===== config.mk =====
export PLATFORM = sky130hd
export DESIGN_NAME = systolic_top
export DESIGN_NICKNAME = systolic_top
export VERILOG_FILES = /design/flow/design.v
export SDC_FILE = /design/flow/constraint.sdc
export NUM_CORES = 4
export LEC_CHECK = 0
export CAP_MARGIN = 20
export CORE_MARGIN = 2
export CORE_UTILIZATION = 21
export SLEW_MARGIN = 20

===== constraint.sdc =====
create_clock -name core_clock -period 12.8 [get_ports {i_clk}]
set_input_delay 2.5600 -clock core_clock [delete_from_list [all_inputs] [get_ports {i_clk}]]
set_output_delay 2.5600 -clock core_clock [all_outputs]
set_load 0.01 [all_outputs]

===== design.v =====
module HA (input logic a, b, output logic s, c );
    assign s = a ^ b;
    assign c = a & b;
endmodule
module mBB (
    input  logic       en,
    input  logic [1:0] a, b, sel,
    output logic [3:0] p
);
    localparam UxU = 2'b00;
    localparam UxS = 2'b01;
    localparam SxU = 2'b10;
    localparam SxS = 2'b11;
    logic [1:0] ai, bi;
    logic [3:0] pi;
    assign ai = (!en)? 0 : (sel==UxS)? b : a;
    assign bi = (!en)? 0 : (sel==UxS)? a : b;
    logic [1:0] pp0, pp1;
    assign pp0 = { (ai[1] & bi[0]), (ai[0] & bi[0]) };
    assign pp1 = { (ai[1] & bi[1]), (ai[0] & bi[1]) };
    assign pi[0] = pp0[0];
    logic HA_p1_co;
    HA HA_p1(
        .a((sel==0)? pp0[1] : ~pp0[1]),
        .b((sel==0)? pp1[0] : ~pp1[0]),
        .c(HA_p1_co),
        .s(pi[1]));
    logic HA_p2_1_co, HA_p2_1_s;
    HA HA_p2_1(
        .a(1'b1),
        .b(pp1[1]),
        .c(HA_p2_1_co),
        .s(HA_p2_1_s));
    logic HA_p2_0_a, p3_0;
    assign HA_p2_0_a = (sel==0)? pp1[1] : HA_p2_1_s;
    HA HA_p2_0(
        .a(HA_p2_0_a),
        .b(HA_p1_co),
        .c(p3_0),
        .s(pi[2]));
    assign pi[3] = (sel==0)? p3_0: ~(HA_p2_1_co | p3_0);
    always @(*) begin
        if (en) begin
            case (sel)
                UxU, SxS: p <= pi;
                UxS, SxU: p <= (~bi[1])? pi : 
                        {(pi[3] ^ ai[1]) ^ (pi[2] & ai[0]),  
                         (pi[2] ^ ai[0]) ,  pi[1:0]};        
            endcase
        end else begin
            p <= 4'b0; 
        end
    end
endmodule
module mFU (
    input  logic        clk, nrst,
    input  logic [ 7:0] a, b,
    input  logic [ 1:0] mode,
    output logic [15:0] p
);
    localparam _8x8 = 2'b00;
    localparam _4x4 = 2'b01;
    localparam _2x2 = 2'b10;
    localparam NOOP = 2'b11;
    logic [15:0] en;
    always @(*) begin
        case (mode)
            _8x8: en = 16'b1111_1111_1111_1111;
            _4x4: en = 16'b1111_0000_0000_1111;
            _2x2: en = 16'b1001_0000_0000_1001; 
            default: en = 16'b0;
        endcase
    end
    logic [31:0] sel;
    always @(*) begin
        case (mode)
            _8x8: sel = 32'b11100100_10100000_01000100_00000000;
            _4x4: sel = 32'b11100100_00000000_00000000_11100100;
            _2x2: sel = 32'b11000011_00000000_00000000_11000011; 
            default: sel = 32'b0;
        endcase
    end
    logic [3:0] p0_ll, p0_hl, p0_lh, p0_hh;
    logic [3:0] p1_ll, p1_hl, p1_lh, p1_hh;
    logic [3:0] p2_ll, p2_hl, p2_lh, p2_hh;
    logic [3:0] p3_ll, p3_hl, p3_lh, p3_hh;
    mBB mbb_0_hh(.en(en[15]), .a(a[7:6]), .b(b[7:6]), .sel(sel[31:30]), .p(p0_hh));
    mBB mbb_0_hl(.en(en[14]), .a(a[7:6]), .b(b[5:4]), .sel(sel[29:28]), .p(p0_hl));
    mBB mbb_0_lh(.en(en[13]), .a(a[5:4]), .b(b[7:6]), .sel(sel[27:26]), .p(p0_lh));
    mBB mbb_0_ll(.en(en[12]), .a(a[5:4]), .b(b[5:4]), .sel(sel[25:24]), .p(p0_ll));
    mBB mbb_1_hh(.en(en[11]), .a(a[7:6]), .b(b[3:2]), .sel(sel[23:22]), .p(p1_hh));
    mBB mbb_1_hl(.en(en[10]), .a(a[7:6]), .b(b[1:0]), .sel(sel[21:20]), .p(p1_hl));
    mBB mbb_1_lh(.en(en[ 9]), .a(a[5:4]), .b(b[3:2]), .sel(sel[19:18]), .p(p1_lh));
    mBB mbb_1_ll(.en(en[ 8]), .a(a[5:4]), .b(b[1:0]), .sel(sel[17:16]), .p(p1_ll));
    mBB mbb_2_hh(.en(en[ 7]), .a(a[3:2]), .b(b[7:6]), .sel(sel[15:14]), .p(p2_hh));
    mBB mbb_2_hl(.en(en[ 6]), .a(a[3:2]), .b(b[5:4]), .sel(sel[13:12]), .p(p2_hl));
    mBB mbb_2_lh(.en(en[ 5]), .a(a[1:0]), .b(b[7:6]), .sel(sel[11:10]), .p(p2_lh));
    mBB mbb_2_ll(.en(en[ 4]), .a(a[1:0]), .b(b[5:4]), .sel(sel[ 9: 8]), .p(p2_ll));
    mBB mbb_3_hh(.en(en[ 3]), .a(a[3:2]), .b(b[3:2]), .sel(sel[ 7: 6]), .p(p3_hh));
    mBB mbb_3_hl(.en(en[ 2]), .a(a[3:2]), .b(b[1:0]), .sel(sel[ 5: 4]), .p(p3_hl));
    mBB mbb_3_lh(.en(en[ 1]), .a(a[1:0]), .b(b[3:2]), .sel(sel[ 3: 2]), .p(p3_lh));
    mBB mbb_3_ll(.en(en[ 0]), .a(a[1:0]), .b(b[1:0]), .sel(sel[ 1: 0]), .p(p3_ll));
    logic [7:0] p0, p1, p2, p3;
    logic p1_lh_ex, p2_hl_ex;
    logic p3_hl_ex, p3_lh_ex;
    assign p1_lh_ex = (mode==_8x8)? 0 : p1_lh[3];
    assign p2_hl_ex = (mode==_8x8)? 0 : p2_hl[3];
    assign p3_hl_ex = (mode==_8x8)? 0 : p3_hl[3];
    assign p3_lh_ex = (mode==_8x8)? 0 : p3_lh[3];
    assign p0 = {p0_hh,p0_ll} + { { {2{p0_hl[3]}} , p0_hl } + { {2{p0_lh[3]}} , p0_lh } , 2'b00};
    assign p1 = {p1_hh,p1_ll} + { { {2{p1_hl[3]}} , p1_hl } + { {2{p1_lh_ex}} , p1_lh } , 2'b00};
    assign p2 = {p2_hh,p2_ll} + { { {2{p2_hl_ex}} , p2_hl } + { {2{p2_lh[3]}} , p2_lh } , 2'b00};
    assign p3 = {p3_hh,p3_ll} + { { {2{p3_hl_ex}} , p3_hl } + { {2{p3_lh_ex}} , p3_lh } , 2'b00};
    always @(*) begin
        if (!nrst) begin
            p = 16'h0;
        end else begin
            case (mode)
                _8x8:    p = { p0, p3 } +  { { {4{p1[7]}} , p1 } + { {4{p2[7]}} , p2 } , 4'b0000 };
                _4x4:    p = {{8{p0[7]}},p0} + {{8{p3[7]}},p3};
                _2x2:    p = {{12{p0_hh[3]}},p0_hh} + {{12{p0_ll[3]}},p0_ll} + {{12{p3_hh[3]}},p3_hh} + {{12{p3_ll[3]}},p3_ll};
                default: p = 16'h0;
            endcase
        end
    end
endmodule
module pe #(
    parameter int DATA_WIDTH = 8
) (
    input logic i_clk, i_nrst, 
    input logic [1:0] i_mode,
    input logic [DATA_WIDTH-1:0] i_ifmap, i_weight,
    input logic [DATA_WIDTH*2-1:0] i_psum,
    input logic i_reg_clear,  
    input logic i_pe_en,   
    input logic i_psum_out_en,
    output logic [DATA_WIDTH-1:0] o_ifmap, o_weight,
    output logic [DATA_WIDTH*2-1:0] o_ofmap
);
    logic [DATA_WIDTH-1:0] reg_ifmap, reg_weight;
    logic [DATA_WIDTH*2-1:0] reg_psum, o_multiplier, reg_psum_out;
    always_ff @(posedge i_clk or negedge i_nrst) begin
        if (~i_nrst) begin
            reg_ifmap <= 0;
            reg_weight <= 0;
        end else begin
            if (i_reg_clear) begin
                reg_ifmap <= 0;
                reg_weight <= 0;
            end else if (i_pe_en) begin
                reg_ifmap <= i_ifmap;
                reg_weight <= i_weight;
            end
        end
    end
    mFU mfu (
        .clk(i_clk),
        .nrst(i_nrst),
        .a(i_ifmap),
        .b(i_weight),
        .mode(i_mode),
        .p(o_multiplier)
    );
    logic write_en;
    assign write_en = i_pe_en & (reg_ifmap != 0 & reg_weight != 0);
    always_ff @(posedge i_clk or negedge i_nrst) begin
        if(~i_nrst) begin
            reg_psum <= 0;
            reg_psum_out <= 0;
        end else begin
            if(i_psum_out_en) begin
                reg_psum_out <= reg_psum;
            end else if (i_reg_clear) begin
                reg_psum <= 0;
                reg_psum_out <= 0;
            end else if(i_pe_en) begin
                reg_psum <= reg_psum + o_multiplier;
            end 
        end
    end
    always_comb begin
        o_ifmap = reg_ifmap;
        o_weight = reg_weight;
        o_ofmap = reg_psum_out;
    end
endmodule
module systolic_array #(
    parameter DATA_WIDTH = 8,
    parameter WIDTH = 2,
    parameter HEIGHT = 2
) (
    input logic i_clk, i_nrst, i_reg_clear, i_pe_en, i_psum_out_en,
    input logic [1:0] i_mode,
    input logic [0:HEIGHT-1][DATA_WIDTH-1:0] i_ifmap, 
    input logic [0:WIDTH-1][DATA_WIDTH-1:0] i_weight,
    output logic [0:HEIGHT-1][DATA_WIDTH*2-1:0] o_ofmap
);
    logic [0:HEIGHT-1][0:WIDTH][DATA_WIDTH-1:0] mat_A;
    logic [0:HEIGHT][0:WIDTH-1][DATA_WIDTH-1:0] mat_B;
    logic [0:HEIGHT-1][0:WIDTH][DATA_WIDTH*2-1:0] mat_C;
    genvar jj;
    generate
        for (jj=0; jj < HEIGHT; jj++) begin : y_ios
            assign mat_A[jj][0] = i_ifmap[jj]; 
            assign o_ofmap[jj] = mat_C[jj][0];
        end
    endgenerate
    genvar ii;
    generate
        for (ii=0; ii < WIDTH; ii++) begin : x_ios
            assign mat_B[0][ii] = i_weight[ii];
        end
    endgenerate
    genvar i, j;
    generate
        for (j=0; j < HEIGHT; j++) begin : y_axis
            for (i=0; i < WIDTH; i++) begin : x_axis
                pe #(
                    .DATA_WIDTH(DATA_WIDTH)
                ) pe_inst (
                    .i_clk(i_clk),
                    .i_nrst(i_nrst),
                    .i_mode(i_mode),
                    .i_ifmap(mat_A[j][i]),
                    .i_weight(mat_B[j][i]),
                    .i_reg_clear(i_reg_clear),
                    .i_pe_en(i_pe_en),
                    .i_psum_out_en(i_psum_out_en),
                    .o_ifmap(mat_A[j][i+1]),
                    .o_weight(mat_B[j+1][i]),
                    .o_ofmap(mat_C[j][i])
                );
            end
        end
    endgenerate
endmodule
module systolic_top (
    input  logic         i_clk,
    input  logic         i_nrst,
    input  logic         i_reg_clear,
    input  logic         i_pe_en,
    input  logic         i_psum_out_en,
    input  logic [1:0]   i_mode,
    input  logic [63:0]  i_ifmap,    
    input  logic [7:0]   i_weight,
    output logic [127:0] o_ofmap     
);
    systolic_array #(
        .DATA_WIDTH(8),
        .WIDTH(1),
        .HEIGHT(8)
    ) systolic_array_inst (
        .i_clk(i_clk),
        .i_nrst(i_nrst),
        .i_mode(i_mode),
        .i_reg_clear(i_reg_clear),
        .i_pe_en(i_pe_en),
        .i_psum_out_en(i_psum_out_en),
        .i_ifmap(i_ifmap),
        .i_weight(i_weight),
        .o_ofmap(o_ofmap)
    );
endmodule

===== run.sh =====
#!/bin/bash
# the make line also repeats each setting of config.mk as NAME=value (left out here)
make -C /OpenROAD-flow-scripts/flow DESIGN_CONFIG=/design/flow/config.mk WORK_HOME=/design/flow/orfs CLKGATE_MAP_FILE= finish

==> flow_summary.ini, run 1 <==
; synthesis and place-and-route metrics
[timing]
rsz0062_at_grt = false
max_freq_ghz = 0.0923
setup_viol = 0
min_period_ns = 10.83
fin_tns_setup_ns = 0
setup_slack_ns = 1.97
fin_worst_skew_ns = 0.0461
slew_headroom = 0.303
whs_ns = 0.491
drv_slew = 0
fin_crit_sh = 0.846
hold_violations = 0
max_slew.worst_pin.slew_ns = 1.04

[placed_design]
numPortBuffers = 206
dp_hpwl_mm = 140
place_congestion = 0.868
dp_slack_ns = 1.44
dp.cells = 10434

[critical_path]
cp.depth = 40
crit_top_cell = ha_1
worstPathMaxFanout = 20
path_buffers = 5
arrival_ns = 11.32
worst_setup_path_end_kind = flop
critPathKind = in -> reg
critPathLaunch = i_mode[0]
r2r_slack_ns = 5.00
required_ns = 13.29
cp-start-kind = primary input
slowest_stage = clkdlybuf4s50_1
critPathTopFamily = AND-OR/OR-AND gates
max_stage_delay_ns = 0.68
reg2regPathDepth = 36

[synth]
ys_cells = 7017
simple_gate_share = 0.162
syn_area_per_cell_um2 = 8.00
synth-edff-count = 0
aoi_share = 0.208
ys.flops = 312
syn-instance-count = 7017
ys_top_cells_by_area = ha_1 23%, dfrtp_1 14%, xnor2_1 8.1%
synthAdderAreaFrac = 0.296
mux_share = 0.0268
synthFlopType = dfrtp_1
synthArstFlopShare = 1.00
top_cell = ha_1
ys_warn_count = 3
ys_sh_xor = 0.102
synth.distinct_cells = 73
top_area_frac = 0.233
seq_area_frac_synth = 0.139
top_logic_kind = adder cells
ys_top_cells_by_count = 1046 x ha_1, 696 x a21oi_1, 640 x nand2_1, 599 x inv_1, 520 x xnor2_1
syn-num-nets = 8318
yosysTopAreaCell = ha_1
ys_chip_area_um2 = 56100
syn_area_um2 = 56100

[pwr]
power_leader = combinational logic
powerClk_uw = 1210
power.density_nw_per_um2 = 93.0
power_leakage_uw = 0.0325
vdd_drop_max_mv = 0.0829
p_int_uw = 3260
p_seq_frac = 0.203
p_sw_uw = 2620
comb-power_uw = 3480
switching_share = 0.446
power_frac_comb = 0.592
pwr-share-clk = 0.206
p_seq_uw = 1190

[cts]
clk_latency_ns = 0.62
cts.sinks = 312
cts_tree = built
postCtsResizedCells = 0
root_buffer = clkbuf_16
cts_max_path_buffers = 3
h-tree-depth = 2
clkTransAtPathRegs_ns = 0.06
cts_setup_buffers = 0
cts_hold_buf = 0
cts_made_buffers = 36

[floorplanning]
die_w_um = 521
chipArea_um2 = 271000
io_pins = 207
fp_util = 0.211
die_h_um = 521
core_region_area_um2 = 266000
rows = 189

[route]
post_drt_wl_per_cell_um = 16.9
viasPerCell = 4.68
ant_nets = 0
dr.first_iter.drc_count = 2993
drt-total-wl_mm = 177
vias = 49095
dr.pass1.iters = 8
route.detailed.drc = 0

[global_routing]
grt_pass1_vias = 47778
track_usage = 0.128
grt_pass1_wl_mm = 277
antenna_found_initial = 47
overflow = 0
grt_max_degree = 177

[run]
max_cap_viol_count = 0
warnings = 43

[layout]
comb_area_um2 = 44800
regArea_um2 = 7810
area_growth_pct = 12.6
final.fill_count = 29105
layoutNonFillerInstCount = 10501
nets = 8240

[status]
outcome = finished clean

[worst_hold_path]
min_path_type = reg -> reg
hold_depth = 1
[metrics by stage]
step / power [uW] / utilization / area [um2]
after floorplan: 3760 / - / 56100
after global placement: 4660 / 0.233 / 61900
after detailed placement: 4670 / 0.233 / 61900
after CTS: 5920 / 0.238 / 63200
after global routing: 6410 / 0.238 / 63200
final: 5880 / 0.238 / 63200
[final cells by class]
class	count	share of cell area
multi-input cells	5726	0.709
diodes	2	0.0000792
flip-flops and latches	312	0.124
inverters	600	0.0357
clock buffers	43	0.0155
repair buffers	263	0.0413
well taps	3533	0.0700
clock inverters	22	0.00531
[routing by layer]
metal  share of wire  GRT usage
met3           0.044     0.0153
met1            0.45      0.164
met4           0.019     0.0225
met5         0.00068          0
met2            0.49      0.232
==> run 2, diff against run 1 <==
- CELL_PAD_IN_SITES_DETAIL_PLACEMENT: default -> 0
- CELL_PAD_IN_SITES_GLOBAL_PLACEMENT: default -> 0
- CORE_UTILIZATION: 21 -> 66
- CTS_CLUSTER_SIZE: default -> 35
- GPL_TIMING_DRIVEN: default -> 1
- MAX_ROUTING_LAYER: default -> met4
- clock period: 12.8 -> 7.85 ns (I/O delays scaled with it)
==> flow_summary.ini, run 2 <==
; synthesis and place-and-route metrics
[layout]
final_util = 0.916
final.fill_count = 3409
area_growth_pct = 37.0
comb_area_um2 = 49100
nets = 9805
regArea_um2 = 7810

[placed_design]
numPortBuffers = 206
place_congestion = 0.998
dp_hpwl_mm = 151

[synth]
ys_chip_area_um2 = 56100
syn-num-nets = 8318
top_logic_kind = adder cells
syn_area_um2 = 56100
ys_top_cells_by_area = ha_1 23%, dfrtp_1 14%, xnor2_1 8.1%
mux_share = 0.0268
seq_area_frac_synth = 0.139
synth.distinct_cells = 73
synthAdderAreaFrac = 0.296
ys_warn_count = 3
simple_gate_share = 0.162
ys_cells = 7017
yosysTopAreaCell = ha_1
ys.flops = 312
syn_area_per_cell_um2 = 8.00
top_area_frac = 0.233
synth-edff-count = 0
ys_sh_xor = 0.102
syn-instance-count = 7017
aoi_share = 0.208
ys_top_cells_by_count = 1046 x ha_1, 696 x a21oi_1, 640 x nand2_1, 599 x inv_1, 520 x xnor2_1
synthFlopType = dfrtp_1
top_cell = ha_1
synthArstFlopShare = 1.00

[global_routing]
overflow = 0
grt_max_degree = 95
grt_pass1_vias = 62572
track_usage = 0.468
antenna_found_initial = 21
grt_pass1_wl_mm = 316

[critical_path]
critPathTopFamily = adder cells
arrival_ns = 9.10
max_stage_delay_ns = 0.50
slowest_stage = ha_1
r2r_slack_ns = 0.22
critPathLaunch = i_mode[1]
cp-start-kind = primary input
required_ns = 8.30
reg2regPathDepth = 37
worst_setup_path_end_kind = flop
cp.depth = 43
worstPathMaxFanout = 8
path_buffers = 12
critPathKind = in -> reg

[worst_hold_path]
hold_depth = 1
min_path_type = reg -> reg

[route]
dr.first_iter.drc_count = 8564
drt-total-wl_mm = 245
viasPerCell = 6.80
dr.pass1.iters = 10
ant_nets = 0
post_drt_wl_per_cell_um = 25.3
vias = 65834
route.detailed.drc = 0

[timing]
setup_slack_ns = -0.804
drv_slew = 0
setup_viol = 55
fin_tns_setup_ns = -17.71
hold_violations = 0
fin_crit_sh = 1.10
fin_worst_skew_ns = 0.0257
rsz0062_at_grt = true
min_period_ns = 8.65
max_freq_ghz = 0.116
slew_headroom = 0.113
max_slew.worst_pin.slew_ns = 1.33

[pwr]
power_leakage_uw = 0.0411
power.density_nw_per_um2 = 172
pwr-share-clk = 0.139
comb-power_uw = 9430
power_frac_comb = 0.712
p_seq_uw = 1970
switching_share = 0.452
powerClk_uw = 1840
p_int_uw = 7260
p_seq_frac = 0.149
power_leader = combinational logic
p_sw_uw = 5980
vdd_drop_max_mv = 0.251

[status]
violatedChecks = negative setup slack
outcome = failed layout checks

[cts]
h-tree-depth = 2
cts_made_buffers = 37
root_buffer = clkbuf_16
cts.sinks = 312
clkTransAtPathRegs_ns = 0.07
cts_max_path_buffers = 3
clk_latency_ns = 0.62
cts_tree = built

[floorplanning]
die_w_um = 296
io_pins = 207
core_region_area_um2 = 84000
die_h_um = 296
rows = 106
fp_util = 0.668
chipArea_um2 = 87400

[run]
warnings = 36
max_cap_viol_count = 0
[run 2: final cells by class]
cell class / count / area share
multi-input combinational: 5726 / 0.638
timing repair buffer: 1827 / 0.195
sequential: 312 / 0.102
inverter: 600 / 0.0299
tap: 1134 / 0.0184
clock buffer: 47 / 0.0135
clock inverter: 18 / 0.00242
antenna: 24 / 0.000781
[run 2: repair_timing]
item                                    in CTS  in global routing
endpoints found under the setup margin      63                 63
gates resized                              263                535
hold buffers                                 0                  0
pin swaps                                  250                433
setup buffers                               61                 71
cloned                                       1                  8
[run 2: metal layers]
metal	wire [um]	share of wire	vias to the layer above	global-route usage
li1	-	-	27569	-
met1	75200	0.31	30436	0.459
met2	108000	0.44	5129	0.785
met3	29200	0.12	2700	0.0875
met4	32900	0.13	0	0.436
met5	0	0	-	-
[run 2: through the flow]
stage | setup WS (ns) | cells | total power, uW | area (um2) | hold slack (ns)
after global placement | -1.10 | 9471 | 9390 | 70400 | 0.479
after floorplan | -0.0230 | 7017 | 6270 | 57100 | 0.476
after CTS | -0.163 | 9594 | 11800 | 73400 | 0.499
final | -0.804 | 9688 | 13200 | 76900 | 0.495
after detailed placement | -1.27 | 9471 | 9670 | 70400 | 0.479
after global routing | -1.09 | 9685 | 13800 | 76900 | 0.503
==> run 3, diff against run 2 <==
- ABC_AREA: default -> 1
- CAP_MARGIN: 20 -> 30
- CELL_PAD_IN_SITES_DETAIL_PLACEMENT: 0 -> 2
- CELL_PAD_IN_SITES_GLOBAL_PLACEMENT: 0 -> default
- CORE_MARGIN: 2 -> 10
- CORE_UTILIZATION: 66 -> 19
- CTS_CLUSTER_SIZE: 35 -> 77
- GPL_ROUTABILITY_DRIVEN: default -> 1
- MAX_ROUTING_LAYER: met4 -> default
- PLACE_DENSITY_LB_ADDON: default -> 0.05
- SETUP_SLACK_MARGIN: default -> 2.96
- SLEW_MARGIN: 20 -> 25
- clock period: 7.85 -> 14.8 ns (I/O delays scaled with it)
==> flow_summary.ini, run 3 <==
; synthesis and place-and-route metrics
[synth]
top_area_frac = 0.221
ys.flops = 312
mux_share = 0.000380
top_logic_kind = adder cells
syn_area_per_cell_um2 = 6.63
synth-edff-count = 0
ys_chip_area_um2 = 59300
ys_sh_xor = 0.0752
synthArstFlopShare = 1.00
aoi_share = 0.170
synthAdderAreaFrac = 0.280
synth.distinct_cells = 57
syn_area_um2 = 59300
synthFlopType = dfrtp_1
seq_area_frac_synth = 0.132
ys_warn_count = 3
ys_top_cells_by_area = ha_1 22%, dfrtp_1 13%, nand2_1 12%
ys_top_cells_by_count = 1830 x nand2_1, 1462 x inv_1, 1046 x ha_1, 724 x o21ai_0, 717 x a21oi_1
syn-num-nets = 10239
top_cell = nand2_1
simple_gate_share = 0.230
ys_cells = 8938
syn-instance-count = 8938
yosysTopAreaCell = ha_1

[cts]
root_buffer = clkbuf_16
cts_max_path_buffers = 3
clkTransAtPathRegs_ns = 0.06
cts_tree = built
cts.sinks = 312
clk_latency_ns = 0.72
cts_made_buffers = 48
h-tree-depth = 2

[critical_path]
slowest_stage = clkdlybuf4s50_1
worstPathMaxFanout = 52
worst_setup_path_end_kind = flop
path_buffers = 8
required_ns = 15.42
critPathTopFamily = AND-OR/OR-AND gates
critPathLaunch = i_mode[1]
reg2regPathDepth = 40
cp-start-kind = primary input
r2r_slack_ns = 6.44
cp.depth = 46
critPathKind = in -> reg
crit_top_cell = ha_1
max_stage_delay_ns = 0.61
arrival_ns = 11.69

[pwr]
switching_share = 0.501
power_leader = combinational logic
power_leakage_uw = 0.0360
vdd_drop_max_mv = 0.0838
power_frac_comb = 0.605
p_seq_frac = 0.183
p_int_uw = 3070
p_seq_uw = 1130
powerClk_uw = 1300
comb-power_uw = 3730
p_sw_uw = 3080
power.density_nw_per_um2 = 90.2
pwr-share-clk = 0.212

[route]
ant_nets = 0
dr.pass1.iters = 5
drt-total-wl_mm = 289
post_drt_wl_per_cell_um = 21.9
dr.first_iter.drc_count = 2004
route.detailed.drc = 0
viasPerCell = 4.59
vias = 60484

[layout]
nets = 10304
area_growth_pct = 15.0
final_area_um2 = 68200

[floorplanning]
die_w_um = 579
die_h_um = 579
rows = 205
io_pins = 207
core_region_area_um2 = 311000
chipArea_um2 = 335000
fp_util = 0.190

[timing]
hold_violations = 0
setup_viol = 0
max_slew.worst_pin.slew_ns = 0.991
fin_crit_sh = 0.748
slew_headroom = 0.335
fin_tns_setup_ns = 0
fin_worst_skew_ns = 0.0614
max_freq_ghz = 0.0903
whs_ns = 0.479
drv_slew = 0
rsz0062_at_grt = true
min_period_ns = 11.07

[placed_design]
place_congestion = 0.807
dp_hpwl_mm = 239
placed_area_um2 = 66100
numPortBuffers = 206

[run]
max_cap_viol_count = 0
warnings = 33

[worst_hold_path]
min_path_type = reg -> reg
hold_depth = 2

[global_routing]
antenna_found_initial = 15
track_usage = 0.169
grt_pass1_wl_mm = 434
grt_max_degree = 113
overflow = 0
grt_pass1_vias = 68387

[status]
outcome = finished clean
## run 3: per-layer routing
layer | GRT usage | up-vias | part of all wire
met5 | 0 | - | 0.000045
met4 | 0.0438 | 2 | 0.029
met3 | 0.0106 | 257 | 0.015
met2 | 0.348 | 453 | 0.56
met1 | 0.182 | 30379 | 0.40
li1 | - | 29393 | -
## run 3: what timing repair did
action | CTS | global route
pin swaps | 1 | 3
cloned | 0 | 3
setup endpoints to repair | 5 | 45
hold buffers | 0 | 0
gates resized | 3 | 40
setup buffers | 1 | 8
## run 3: cell type report
cell class	count	area, um2
well taps	4140	5180
repair buffers	302	3030
flip-flops and latches	312	7810
diodes	8	20.0
fillers	37189	243000
clock buffers	66	1400
inverters	1469	5560
multi-input cells	6870	44900
clock inverters	21	307
## run 3: metrics by stage
stage                     power [uW]  worst slack, ns  utilization  std cells
after floorplan                 3510             4.54            -       8938
after global placement          4870             2.23        0.212      13072
after detailed placement        4960             2.05        0.212      13078
after CTS                       6340             2.97        0.218      13166
after global routing            6820             2.88        0.219      13182
final                           6150             3.73        0.219      13188
==> run 4, diff against run 3 <==
- ABC_AREA: 1 -> 0
- CAP_MARGIN: 30 -> 20
- CELL_PAD_IN_SITES_DETAIL_PLACEMENT: 2 -> default
- CELL_PAD_IN_SITES_GLOBAL_PLACEMENT: default -> 3
- CORE_ASPECT_RATIO: default -> 1.05
- CORE_MARGIN: 10 -> 9
- CORE_UTILIZATION: 19 -> 63
- CTS_CLUSTER_DIAMETER: default -> 145
- CTS_CLUSTER_SIZE: 77 -> default
- GPL_ROUTABILITY_DRIVEN: 1 -> 0
- GPL_TIMING_DRIVEN: 1 -> 0
- MAX_ROUTING_LAYER: default -> met4
- MIN_ROUTING_LAYER: default -> met2
- PLACE_DENSITY: default -> 0.84
- PLACE_DENSITY_LB_ADDON: 0.05 -> default
- SETUP_SLACK_MARGIN: 2.96 -> default
- SLEW_MARGIN: 25 -> 20
- clock period: 14.8 -> 12.0 ns (I/O delays scaled with it)
==> flow_summary.ini, run 4 <==
; flow metrics
[floorplanning]
die_h_um = 324
fp_util = 0.639
core_region_area_um2 = 87800
die_w_um = 309
chipArea_um2 = 100000
rows = 111

[synth]
top_logic_kind = adder cells
top_cell = ha_1
ys_chip_area_um2 = 56100
ys.flops = 312
syn_area_per_cell_um2 = 8.00
syn-num-nets = 8318
seq_area_frac_synth = 0.139
ys_sh_xor = 0.102
synthAdderAreaFrac = 0.296
synth-edff-count = 0
top_area_frac = 0.233
ys_cells = 7017
syn-instance-count = 7017
ys_top_cells_by_count = 1046 x ha_1, 696 x a21oi_1, 640 x nand2_1, 599 x inv_1, 520 x xnor2_1
simple_gate_share = 0.162
syn_area_um2 = 56100
synthFlopType = dfrtp_1
mux_share = 0.0268
yosysTopAreaCell = ha_1
aoi_share = 0.208
synthArstFlopShare = 1.00
ys_warn_count = 3
synth.distinct_cells = 73
ys_top_cells_by_area = ha_1 23%, dfrtp_1 14%, xnor2_1 8.1%

[status]
outcome = did not finish
error = [ERROR GPL-0301] Utilization 134.990 % exceeds 100%.
stop_stage = global placement without I/O
==> run 5, diff against run 4 <==
- ABC_AREA: 0 -> default
- CELL_PAD_IN_SITES_GLOBAL_PLACEMENT: 3 -> default
- CORE_ASPECT_RATIO: 1.05 -> default
- CORE_MARGIN: 9 -> 2
- CORE_UTILIZATION: 63 -> 72
- CTS_CLUSTER_DIAMETER: 145 -> default
- CTS_CLUSTER_SIZE: default -> 34
- GPL_ROUTABILITY_DRIVEN: 0 -> default
- GPL_TIMING_DRIVEN: 0 -> default
- MAX_ROUTING_LAYER: met4 -> default
- MIN_ROUTING_LAYER: met2 -> default
- PLACE_DENSITY: 0.84 -> default
- PLACE_DENSITY_LB_ADDON: default -> 0.26
- clock period: 12.0 -> 7.79 ns (I/O delays scaled with it)
==> flow_summary.ini, run 5 <==
; flow metrics
[cts]
cts_max_path_buffers = 3
h-tree-depth = 2
root_buffer = clkbuf_16
cts_hold_buf = 0
cts.sinks = 312
cts_made_buffers = 38

[synth]
ys_chip_area_um2 = 56100
synthAdderAreaFrac = 0.296
simple_gate_share = 0.162
ys_warn_count = 3
yosysTopAreaCell = ha_1
top_logic_kind = adder cells
ys.flops = 312
aoi_share = 0.208
synthFlopType = dfrtp_1
mux_share = 0.0268
ys_cells = 7017
syn_area_per_cell_um2 = 8.00
synthArstFlopShare = 1.00
ys_top_cells_by_area = ha_1 23%, dfrtp_1 14%, xnor2_1 8.1%
syn-num-nets = 8318
top_cell = ha_1
synth-edff-count = 0
syn_area_um2 = 56100
ys_sh_xor = 0.102
synth.distinct_cells = 73
syn-instance-count = 7017
ys_top_cells_by_count = 1046 x ha_1, 696 x a21oi_1, 640 x nand2_1, 599 x inv_1, 520 x xnor2_1
seq_area_frac_synth = 0.139
top_area_frac = 0.233

[floorplanning]
die_w_um = 283
io_pins = 207
die_h_um = 283
core_region_area_um2 = 77300
rows = 102
chipArea_um2 = 80200
fp_util = 0.726

[status]
outcome = did not finish
stop_stage = global routing
error = [ERROR GRT-0116] Global routing finished with congestion. Check the congestion regions in the DRC Viewer.

[placed_design]
dp_hpwl_mm = 179
place_congestion = 1.02
numPortBuffers = 206
dp_slack_ns = -1.92

[global_routing]
track_usage = 1.07
overflow = 8874
[run 5: what timing repair did]
item | CTS
gates cloned | 5
pin swaps | 343
setup buffers | 133
gates resized | 674
endpoints found under the setup margin | 79
[run 5: metal layers]
| layer | track usage | overflow |
|---|---|---|
| met3 | 0.833 | 109 |
| met1 | 0.928 | 151 |
| met2 | 1.42 | 7056 |
| met5 | 0.610 | 10 |
| met4 | 1.15 | 1548 |
[run 5: through the flow]
| step | hold WS (ns) | util | cells | cell area (um2) |
|---|---|---|---|---|
| after CTS | 0.498 | 0.981 | 9557 | 75900 |
| after detailed placement | 0.479 | 0.906 | 9353 | 70100 |
| after global placement | 0.478 | 0.906 | 9353 | 70100 |
| after floorplan | 0.476 | - | 7017 | 57200 |
==> run 6, diff against run 5 <==
- CORE_UTILIZATION: 72 -> 58
- CTS_CLUSTER_SIZE: 34 -> default
- PLACE_DENSITY_LB_ADDON: 0.26 -> default
- SETUP_SLACK_MARGIN: default -> -0.46
- TNS_END_PERCENT: default -> 5
- clock period: 7.79 -> 5.9 ns (I/O delays scaled with it)
==> flow_summary.ini, run 6 <==
; synthesis and place-and-route metrics
[layout]
final_util = 0.799
final_area_um2 = 76900
area_growth_pct = 37.0
nets = 9933
layoutNonFillerInstCount = 9932

[pwr]
switching_share = 0.417
vdd_drop_max_mv = 0.291
power_frac_comb = 0.702
power_leakage_uw = 0.0417
comb-power_uw = 11500
power_leader = combinational logic
powerClk_uw = 2320
pwr-share-clk = 0.141
p_seq_frac = 0.157
power.density_nw_per_um2 = 213
p_sw_uw = 6840
p_int_uw = 9550
p_seq_uw = 2570

[timing]
setup_viol = 95
slew_headroom = 0.328
max_freq_ghz = 0.131
drv_slew = 0
min_period_ns = 7.63
max_slew.worst_pin.slew_ns = 1.01
fin_crit_sh = 1.29
rsz0062_at_grt = true
fin_worst_skew_ns = 0.0189
hold_violations = 0
setup_slack_ns = -1.73

[route]
dr.pass1.iters = 9
drt-total-wl_mm = 198
viasPerCell = 5.89
dr.first_iter.drc_count = 4034
post_drt_wl_per_cell_um = 20.0
route.detailed.drc = 0
vias = 58469
ant_nets = 0

[floorplanning]
rows = 114
die_h_um = 315
io_pins = 207
die_w_um = 315
chipArea_um2 = 99300
core_region_area_um2 = 96300
fp_util = 0.583

[synth]
aoi_share = 0.208
ys_sh_xor = 0.102
synthArstFlopShare = 1.00
syn-instance-count = 7017
ys.flops = 312
top_area_frac = 0.233
ys_top_cells_by_area = ha_1 23%, dfrtp_1 14%, xnor2_1 8.1%
yosysTopAreaCell = ha_1
top_logic_kind = adder cells
synth.distinct_cells = 73
mux_share = 0.0268
ys_warn_count = 3
syn_area_um2 = 56100
top_cell = ha_1
simple_gate_share = 0.162
synthFlopType = dfrtp_1
synth-edff-count = 0
ys_cells = 7017
syn_area_per_cell_um2 = 8.00
ys_chip_area_um2 = 56100
seq_area_frac_synth = 0.139
syn-num-nets = 8318
synthAdderAreaFrac = 0.296
ys_top_cells_by_count = 1046 x ha_1, 696 x a21oi_1, 640 x nand2_1, 599 x inv_1, 520 x xnor2_1

[critical_path]
cp.depth = 37
max_stage_delay_ns = 0.37
reg2regPathDepth = 33
cp-start-kind = primary input
required_ns = 6.35
worst_setup_path_end_kind = flop
slowest_stage = or3b_4
r2r_slack_ns = -0.83
worstPathMaxFanout = 5
path_buffers = 5
arrival_ns = 8.08
critPathKind = in -> reg
critPathTopFamily = AND-OR/OR-AND gates
critPathLaunch = i_mode[1]

[run]
warnings = 39
max_cap_viol_count = 0

[placed_design]
place_congestion = 0.975
placed_area_um2 = 71900
numPortBuffers = 206
dp_slack_ns = -2.93
dp.cells = 9779
dp_hpwl_mm = 155

[global_routing]
overflow = 0
grt_max_degree = 172
grt_pass1_wl_mm = 308
grt_pass1_vias = 59940
antenna_found_initial = 4
track_usage = 0.390

[status]
outcome = failed layout checks
violatedChecks = negative setup slack

[cts]
h-tree-depth = 2
cts_made_buffers = 36
clk_latency_ns = 0.58
cts.sinks = 312
cts_max_path_buffers = 3
cts_hold_buf = 0
cts_tree = built
clkTransAtPathRegs_ns = 0.06
root_buffer = clkbuf_16

[worst_hold_path]
min_path_type = reg -> reg
hold_depth = 1
-- run 6: metrics by stage --
step           power, uW  hold slack (ns)  setup TNS (ns)
2_1_floorplan       8340            0.476          -89.82
3_3_place_gp       12700            0.479         -224.70
3_5_place_dp       13000            0.479         -237.76
4_1_cts            15900            0.499          -90.22
5_1_grt            17500            0.507         -128.09
6_report           16400            0.494          -99.52
-- run 6: layer usage --
metal	global-route usage	up-vias	share of wire
met5	0	-	0.00014
met4	0.326	4	0.096
met3	0.0528	794	0.047
met2	0.700	1894	0.50
met1	0.402	27994	0.36
li1	-	27783	-
-- run 6: repair_timing --
item	4_1_cts	5_1_grt
resized	354	231
pin swaps	330	227
setup buffers	63	30
setup endpoints to repair	105	89
cloned	4	1
-- run 6: cell type report --
| type | instances | area, um2 |
|---|---|---|
| multi-input combinational | 5726 | 48100 |
| fill | 6694 | 19400 |
| timing repair buffer | 1956 | 15900 |
| sequential | 312 | 7810 |
| inverter | 600 | 2290 |
| tap | 1276 | 1600 |
| clock buffer | 46 | 988 |
| clock inverter | 14 | 171 |
| antenna | 2 | 5.00 |
==> run 7, diff against run 6 <==
- CELL_PAD_IN_SITES_DETAIL_PLACEMENT: default -> 0
- CELL_PAD_IN_SITES_GLOBAL_PLACEMENT: default -> 1
- CORE_UTILIZATION: 58 -> 60
- CTS_CLUSTER_DIAMETER: default -> 60
- CTS_CLUSTER_SIZE: default -> 61
- GPL_TIMING_DRIVEN: default -> 1
- MAX_ROUTING_LAYER: default -> met4
- SETUP_SLACK_MARGIN: -0.46 -> default
- TNS_END_PERCENT: 5 -> default
- clock period: 5.9 -> 5.95 ns (I/O delays scaled with it)
==> flow_summary.ini, run 7 <==
; synthesis and place-and-route metrics
[pwr]
power_leakage_uw = 0.0425
comb-power_uw = 12900
pwr-share-clk = 0.139
vdd_drop_max_mv = 0.267
power_leader = combinational logic
p_seq_frac = 0.143
p_seq_uw = 2570
p_sw_uw = 7870
switching_share = 0.439
p_int_uw = 10100
powerClk_uw = 2490
power_frac_comb = 0.718
power.density_nw_per_um2 = 221

[route]
post_drt_wl_per_cell_um = 21.8
route.met3.wl_mm = 15.8
vias = 61394
met2_length_mm = 102
ant_nets = 0
dr.pass1.iters = 11
drt-total-wl_mm = 217
met1_length_mm = 77.4
dr.first_iter.drc_count = 5628
viasPerCell = 6.16
dr.max_layer_used = met4
route.detailed.drc = 0

[synth]
ys_chip_area_um2 = 56100
synth-edff-count = 0
syn_area_um2 = 56100
simple_gate_share = 0.162
synth.distinct_cells = 73
seq_area_frac_synth = 0.139
syn-instance-count = 7017
syn-num-nets = 8318
synthArstFlopShare = 1.00
synthAdderAreaFrac = 0.296
top_area_frac = 0.233
aoi_share = 0.208
ys_top_cells_by_area = ha_1 23%, dfrtp_1 14%, xnor2_1 8.1%
mux_share = 0.0268
ys_warn_count = 3
syn_area_per_cell_um2 = 8.00
top_cell = ha_1
yosysTopAreaCell = ha_1
ys_top_cells_by_count = 1046 x ha_1, 696 x a21oi_1, 640 x nand2_1, 599 x inv_1, 520 x xnor2_1
ys.flops = 312
synthFlopType = dfrtp_1
top_logic_kind = adder cells
ys_cells = 7017
ys_sh_xor = 0.102

[timing]
hold_violations = 0
drv_slew = 0
min_period_ns = 8.02
max_freq_ghz = 0.125
setup_viol = 96
slew_headroom = 0.190
fin_tns_setup_ns = -103.40
fin_crit_sh = 1.35
fin_worst_skew_ns = 0.0493
setup_slack_ns = -2.07
rsz0062_at_grt = true
max_slew.worst_pin.slew_ns = 1.22
whs_ns = 0.459

[floorplanning]
fp_util = 0.603
io_pins = 207
core_region_area_um2 = 93000
die_h_um = 310
die_w_um = 310
chipArea_um2 = 96000
rows = 112

[layout]
area_growth_pct = 44.7
final_area_um2 = 81200
final_util = 0.873
nets = 9980
final.fill_count = 4911

[cts]
cts_max_path_buffers = 3
cts.sinks = 312
clk_latency_ns = 0.63
clkTransAtPathRegs_ns = 0.06
root_buffer = clkbuf_16
cts_made_buffers = 34
h-tree-depth = 2
cts_tree = built

[global_routing]
grt_max_degree = 147
track_usage = 0.419
antenna_found_initial = 4
overflow = 0
grt_pass1_wl_mm = 313
grt_pass1_vias = 61515

[critical_path]
critPathTopFamily = AND-OR/OR-AND gates
worst_setup_path_end_kind = flop
reg2regPathDepth = 37
required_ns = 6.42
worstPathMaxFanout = 7
arrival_ns = 8.48
r2r_slack_ns = -0.81
cp-start-kind = primary input
critPathLaunch = i_mode[1]
path_buffers = 7
max_stage_delay_ns = 0.33
critPathKind = in -> reg
cp.depth = 40
slowest_stage = ha_1

[placed_design]
placed_area_um2 = 73500
dp_hpwl_mm = 152
place_congestion = 0.972
numPortBuffers = 206

[run]
warnings = 42
max_cap_viol_count = 0

[status]
outcome = failed layout checks
violatedChecks = negative setup slack

[worst_hold_path]
min_path_type = in -> async
run 7: timing repair:
item	in CTS	in global routing
resized	378	579
gates cloned	2	5
pin swaps	319	456
buffers inserted	62	97
hold buffers	0	0
endpoints found under the setup margin	107	100
run 7: final cells by class:
cell class | instances | area, um2 | area share
diodes | 5 | 12.5 | 0.000154
clock buffers | 37 | 893 | 0.0110
clock inverters | 24 | 374 | 0.00461
inverters | 600 | 2310 | 0.0284
multi-input cells | 5726 | 51700 | 0.636
flip-flops and latches | 312 | 7810 | 0.0961
well taps | 1254 | 1570 | 0.0193
repair buffers | 2005 | 16600 | 0.204
run 7: layer usage:
metal	vias to the layer above	GRT usage
li1	27883	-
met1	29433	0.444
met2	2884	0.712
met3	1194	0.0573
met4	0	0.317
met5	-	-
run 7: stage by stage:
stage / power [uW] / cells / setup WS (ns)
2_1_floorplan: 8670 / 7017 / -1.53
3_3_place_gp: 12900 / 9763 / -2.67
3_5_place_dp: 13300 / 9763 / -2.77
4_1_cts: 16300 / 9883 / -1.57
5_1_grt: 18900 / 9962 / -2.23
6_report: 17900 / 9963 / -2.07
No activity file was given, so power comes from the tool's default toggle rates.
